## lc4_core
module lc4_core
   (input  wire        clk,
    input  wire        rst,
    output wire [15:0] o_cur_pc,
    input  wire [15:0] i_cur_insn,
    output wire [15:0] o_dmem_addr,
    input  wire [15:0] i_cur_dmem_data,
    output wire        o_dmem_we,
    output wire [15:0] o_dmem_towrite,
    output wire [1:0]  test_stall,
    output wire [15:0] test_cur_pc,
    output wire [15:0] test_cur_insn,
    output wire        test_regfile_we,
    output wire [2:0]  test_regfile_wsel,
    output wire [15:0] test_regfile_data,
    output wire        test_nzp_we,
    output wire [2:0]  test_nzp_new_bits,
    output wire        test_dmem_we,
    output wire [15:0] test_dmem_addr,
    output wire [15:0] test_dmem_data
    );
For scale: roughly 170 I/O pins, ~0.046 sq mm of cells after synthesis.
make LEC_CHECK=0 CAP_MARGIN=0 CORE_MARGIN=2 CORE_UTILIZATION=66 MAX_ROUTING_LAYER=met4 SLEW_MARGIN=20 finish   # period 26.9 ns
run.sh (not shown) runs the stock make flow with config.mk's settings and CLKGATE_MAP_FILE=.
The starting point failed in 5_1_grt on GRT-0232.
==> next run, changes <==
CAP_MARGIN = 20   (was 0)
CORE_UTILIZATION = 58   (was 66)
MAX_ROUTING_LAYER = unset   (was met4)
clock period = 21.7 ns   (was 26.9 ns; I/O delays follow)
=>
- The new run aborted during 5_1_grt
- area after synthesis does not change
- synthesized cell count does not change
- die area came out higher by 14%
==> next run, changes <==
ABC_AREA = 1   (was unset)
CTS_CLUSTER_DIAMETER = 262   (was unset)
HOLD_SLACK_MARGIN = -0.07   (was unset)
TNS_END_PERCENT = 5   (was unset)
This time the run reached the layout checks and failed them: setup timing.
Area after synthesis goes down by 7.4%.
Die area falls by 7.3%.
Synthesized cell count went up by 2.3%.
==> next run, changes <==
ABC_AREA = unset   (was 1)
CTS_CLUSTER_DIAMETER = unset   (was 262)
HOLD_SLACK_MARGIN = unset   (was -0.07)
SETUP_SLACK_MARGIN = 4.94   (was unset)
TNS_END_PERCENT = unset   (was 5)
clock period = 31.9 ns   (was 21.7 ns; I/O delays follow)
The changed run completed, yet does not pass: setup timing.
Non-clock buffer count is higher by 327.
Final area is higher by roughly a tenth.
Maximum frequency decreases by a little under a tenth.
Worst setup slack is better by 7500 ps.
Worst hold slack gets better by 9.3 ps.
First-iteration DRC count went up by well over a third.
Critical path depth goes down by 91.
Wire length is higher by well over a third.
Die area rose by a little under a tenth.
==> next run, changes <==
ABC_AREA = 1   (was unset)
CTS_CLUSTER_DIAMETER = 266   (was unset)
clock period = 21.7 ns   (was 31.9 ns; I/O delays follow)
- The new run ran to the end with violations: setup timing
- wire length goes down by 22%
- design area goes down by 8.4%
- final cell count goes down by 0.86%
==> next run, changes <==
ABC_AREA = unset   (was 1)
CORE_UTILIZATION = 40   (was 58)
CTS_CLUSTER_DIAMETER = unset   (was 266)
SETUP_SLACK_MARGIN = unset   (was 4.94)
clock period = 39.0 ns   (was 21.7 ns; I/O delays follow)
The changed run passed the timing, design-rule and antenna checks.
Setup slack gets better by 13000 ps.
Critical path depth is lower by 87.
Wire length is higher by 8.5%.
Final cell count is lower by 7.1%.
Via count is lower by 6.4%.
Final area is lower by 10%.
Count of clock-buffer cells in the layout does not change.
Die size is higher by 56%.
Maximum frequency is lower by 11%.

========
Setup of v19:
Starting RTL as in the previous note.
make LEC_CHECK=0 CAP_MARGIN=20 CORE_MARGIN=2 CORE_UTILIZATION=68 CTS_CLUSTER_SIZE=34 SETUP_SLACK_MARGIN=4.94 SLEW_MARGIN=20 finish   # period 36.5 ns
FAIL v19 @ 5_1_grt: tool exited with error
Changes in v14 relative to v19:
Settings: clearing CTS_CLUSTER_SIZE, which used to be 34; clearing SETUP_SLACK_MARGIN, which used to be 4.94; swapping 68 for 40 in CORE_UTILIZATION; swapping 36.5 for 40.0 in the clock period (ns, I/O delays scaled along).
### Flow results
- v19 and v14: one clean run, v14; the rest did not finish clean.
- Diff v19 -> v14: number of flip-flops and latches in the synthesized netlist stayed essentially flat; die outline area rose by about 70%; overall die width rose by 30%; number of flops mapped to enable cells by yosys stayed essentially flat.
What v34 does differently from v14 at the input level:
Settings: CTS_CLUSTER_SIZE newly set to 35; CORE_UTILIZATION changed from 40 to 68; SETUP_SLACK_MARGIN newly set to 5.0; the clock period (ns, I/O delays scaled along) changed from 40.0 to 36.8.
Findings:
v34 did not finish; the tool stopped in 5_1_grt with error GRT-0232. Relative to v14, the placed instance count measured on v34 has decreased by a little under 10%. Comparing worst setup timing slack at the placement stage for v14 and v34, the bigger number came from v14. Floorplan check, v34 vs v14: die outline smaller in v34.
## Diff of input files: v3 against v34
Settings: a deleted CTS_CLUSTER_SIZE that had been 35; a change of CORE_UTILIZATION from 68 to 15; a deleted SETUP_SLACK_MARGIN that had been 5.0; a change of the clock period (ns, I/O delays scaled along) from 36.8 to 39.0.
Results
v3 completed every stage of the flow, and the final layout passed the timing, design-rule and antenna checks. Comparing v3 against v34, there is no change at all in yosys cell count. Clock buffer count from CTS: v3 vs v34 up 7. Any difference in instance tally after logic synthesis between v34 and v3 is small enough to ignore.
Changes in v39 relative to v3:
Settings: TNS_END_PERCENT newly set to 5; CORE_UTILIZATION changed from 15 to 65; the clock period (ns, I/O delays scaled along) changed from 39.0 to 26.9.
==> comparison <==
- Re synthesized area per cell: no difference whatsoever between v39 and v3.
- Of v39 and v3, v39 shows the higher initial core utilization, with v3 below it.
- Stage in which a tool error killed v39: 5_1_grt.
- Between v39 and v3, the number of flops mapped to enable cells by yosys figures differ only marginally.
- Comparing v39 and v3, total die size is higher on v3.
- v39 against v3: pre-CTS setup slack went down, number of gates given a new drive strength after cts now sits higher, placer's final routability congestion estimate increased by 14% relative to the old numbers, post-CTS repair timing setup buffer count picked up an extra 17.
### v39 -> v11
Settings: TNS_END_PERCENT removed (was 5); SETUP_SLACK_MARGIN newly set to 5.0; CORE_UTILIZATION changed from 65 to 58; the clock period (ns, I/O delays scaled along) changed from 26.9 to 31.8.
[summary]
- Compared v11 vs v39, and width of the chip is up in v11.
- v11: complete, dirty (setup timing)
- Die size for v11: 12% up relative to v39
- When the final numbers for v39 and v11 were put side by side, the worst slack after detailed placement turned out to be smaller in v39.
